## conv_mac_unit
module conv_mac_unit (
	input wire aclk,
	input wire aresetn,
	input wire aclken,
	input wire[1:0] calfmt,
	input wire[8*16-1:0] mac_in_ftm,
	input wire[8*16-1:0] mac_in_wgt,
	input wire mac_in_ftm_masked,
	input wire[1:0] mac_in_info_along,
	input wire mac_in_valid,
	output wire[7:0] mac_out_exp,
	output wire[39:0] mac_out_frac,
	output wire[1:0] mac_out_info_along,
	output wire mac_out_valid
);
For scale: ~1400 flip-flops, about 320 I/O pins, ~160000 um2 of cells after synthesis.
Settings: LEC_CHECK=0, CAP_MARGIN=20, CORE_MARGIN=2, CORE_UTILIZATION=70, SETUP_SLACK_MARGIN=-0.32, SLEW_MARGIN=20; clock period 5.49 ns.
run.sh (not shown) runs the stock make flow with config.mk's settings and CLKGATE_MAP_FILE=.
The first run finished but fails on setup timing.
Change:
Settings changed: CORE_UTILIZATION 70 to 68, PLACE_DENSITY set to 0.42, SETUP_SLACK_MARGIN -0.32 to unset.
Clock period 5.49 ns to 6.94 ns, I/O delays scaled along.
Effect:
- This time the run passed the timing, design-rule and antenna checks
- cell area is lower by a little under a tenth
- worst hold slack is about the same
- routed wire length fell by roughly a tenth
- global-route usage drops by 3.3 points
- cell count drops by a few percent
- non-clock buffer count decreases by 1420

========
Setup of run A:
conv_mac_unit again, from the RTL that the note above started with.
clock: 6.95 ns
lec_check: 0
cap_margin: 15
core_margin: 2
core_utilization: 72
gpl_routability_driven: 1
place_density: 0.71
setup_slack_margin: 0.8
slew_margin: 20
### run A -> run B
Settings: a change of CORE_UTILIZATION from 72 to 22; a deleted GPL_ROUTABILITY_DRIVEN that had been 1; a change of CAP_MARGIN from 15 to 20; a deleted PLACE_DENSITY that had been 0.71; a deleted SETUP_SLACK_MARGIN that had been 0.8; a change of the clock period (ns, I/O delays scaled along) from 6.95 to 6.84.
==> results <==
- Aggregate routed wire length, run B vs run A: down by a few percent
- Run A → run B: sequential element share of the synthesized area saw little to no change; detailed route wirelength on metal3 fell about 54%.
- Number of cells in the finished layout apart from fillers: run B vs run A up 6169
- For fmax, run B and run A come out practically identical.
[inputs] run C vs run B
Settings: swapping 22 for 67 in CORE_UTILIZATION; swapping 6.84 for 4.71 in the clock period (ns, I/O delays scaled along).
### Flow results
No crash in run C: every stage finished, but the layout fails its final checks due to negative setup slack.
Run B reports its origin of the worst setup path as mac_cell_u.mul_op_a_arr_d1[3][10]$_DFFE_PP_ while run C reports mac_cell_u.mul_op_a_arr_d1[0][8]$_DFFE_PP_.
Looking at via count, run C sits 19600 above run B.
Against run B, setup slack of the critical path after layout in run C came out worse.
Run C vs. run B: number of enable-type register cells in the synthesized netlist roughly the same; length in cells of the worst reg-to-reg path higher; post-synthesis cell type count roughly the same.
Delta (run C minus run B): initial core utilization increased 45 points, length of routed met3 wiring increased about 130%.

========
## v34
Starting RTL as in the previous note.
clock: 4.27 ns
lec_check: 0
abc_area: 1
cap_margin: 20
core_margin: 2
core_utilization: 60
cts_cluster_size: 99
slew_margin: 20
From the logs: v34 reached the end of the flow and failed the layout checks with setup timing.
Input changes introduced in v22 (baseline for comparison: v34):
Settings: CORE_UTILIZATION changed from 60 to 58; CTS_CLUSTER_SIZE removed (was 99); ABC_AREA removed (was 1); the clock period (ns, I/O delays scaled along) changed from 4.27 to 7.55.
## What came out
Status for v34 and v22: clean finish in v22 only. Completing all stages was not enough for v34: its layout failed the final checks because of setup timing. Compared with v34, in v22 area taken by flip-flops and latches now sits at about the same level, area growth from synthesis to layout saw a decrease, setup TNS after final layout rose 226.00 ns. Comparing v34 and v22, the higher post-layout instance count excluding filler cells was measured on v34.

========
Starting RTL as in the previous note.
==> flow/design.v (excerpt) <==
module conv_mac_unit (
	input wire aclk,
	input wire aresetn,
	input wire aclken,
	input wire[1:0] calfmt,
	input wire[8*16-1:0] mac_in_ftm,
	input wire[8*16-1:0] mac_in_wgt,
	input wire mac_in_ftm_masked,
	input wire[1:0] mac_in_info_along,
	input wire mac_in_valid,
	output wire[7:0] mac_out_exp,
	output wire[39:0] mac_out_frac,
	output wire[1:0] mac_out_info_along,
	output wire mac_out_valid
);
clock: 5.54 ns
lec_check: 0
cap_margin: 15
core_margin: 2
core_utilization: 72
cts_cluster_size: 47
gpl_routability_driven: 1
place_density_lb_addon: 0.06
setup_slack_margin: 1.65
slew_margin: 20
The first run completed and failed the layout checks on negative setup slack.
==> next run, changes <==
Settings changed: CAP_MARGIN 15 to 20, CORE_UTILIZATION 72 to 40, CTS_CLUSTER_SIZE 47 to default, GPL_ROUTABILITY_DRIVEN 1 to default, PLACE_DENSITY_LB_ADDON 0.06 to default, SETUP_SLACK_MARGIN 1.65 to default.
Clock period 5.54 ns to 7.0 ns, I/O delays scaled along.
The changed run finished clean; cell area drops by a few percent; utilization drops by 41 points; clock skew climbs by 35 ps.
==> next run, changes <==
Clock period 7.0 ns to 6.84 ns, I/O delays scaled along.
The changed run produced a clean layout; wire length is about the same; via count hardly moves; hold slack degrades by 3.8 ps; area after synthesis stays the same.
==> next run, changes <==
Settings changed: SETUP_SLACK_MARGIN from default to 0.93.
Result:
- The new run passed the timing, design-rule and antenna checks
- maximum frequency grows by 5.6%
- count of clock-buffer cells in the layout shrinks by 5
- register-to-register slack is better by 350 ps
- synthesized cell count does not change
- wire length grows by 2.3%
==> next run, changes <==
Settings changed: CORE_UTILIZATION 40 to 66, SETUP_SLACK_MARGIN 0.93 to default.
Clock period 6.84 ns to 5.88 ns, I/O delays scaled along.
- The new run completed and failed the layout checks on negative setup slack
- via count is higher by 8.1%
- design area is higher by 1.7%
- setup slack degrades by 1200 ps
- worst hold slack loses 33 ps
- first-iteration DRC count climbs by 42%
- synthesized area does not change
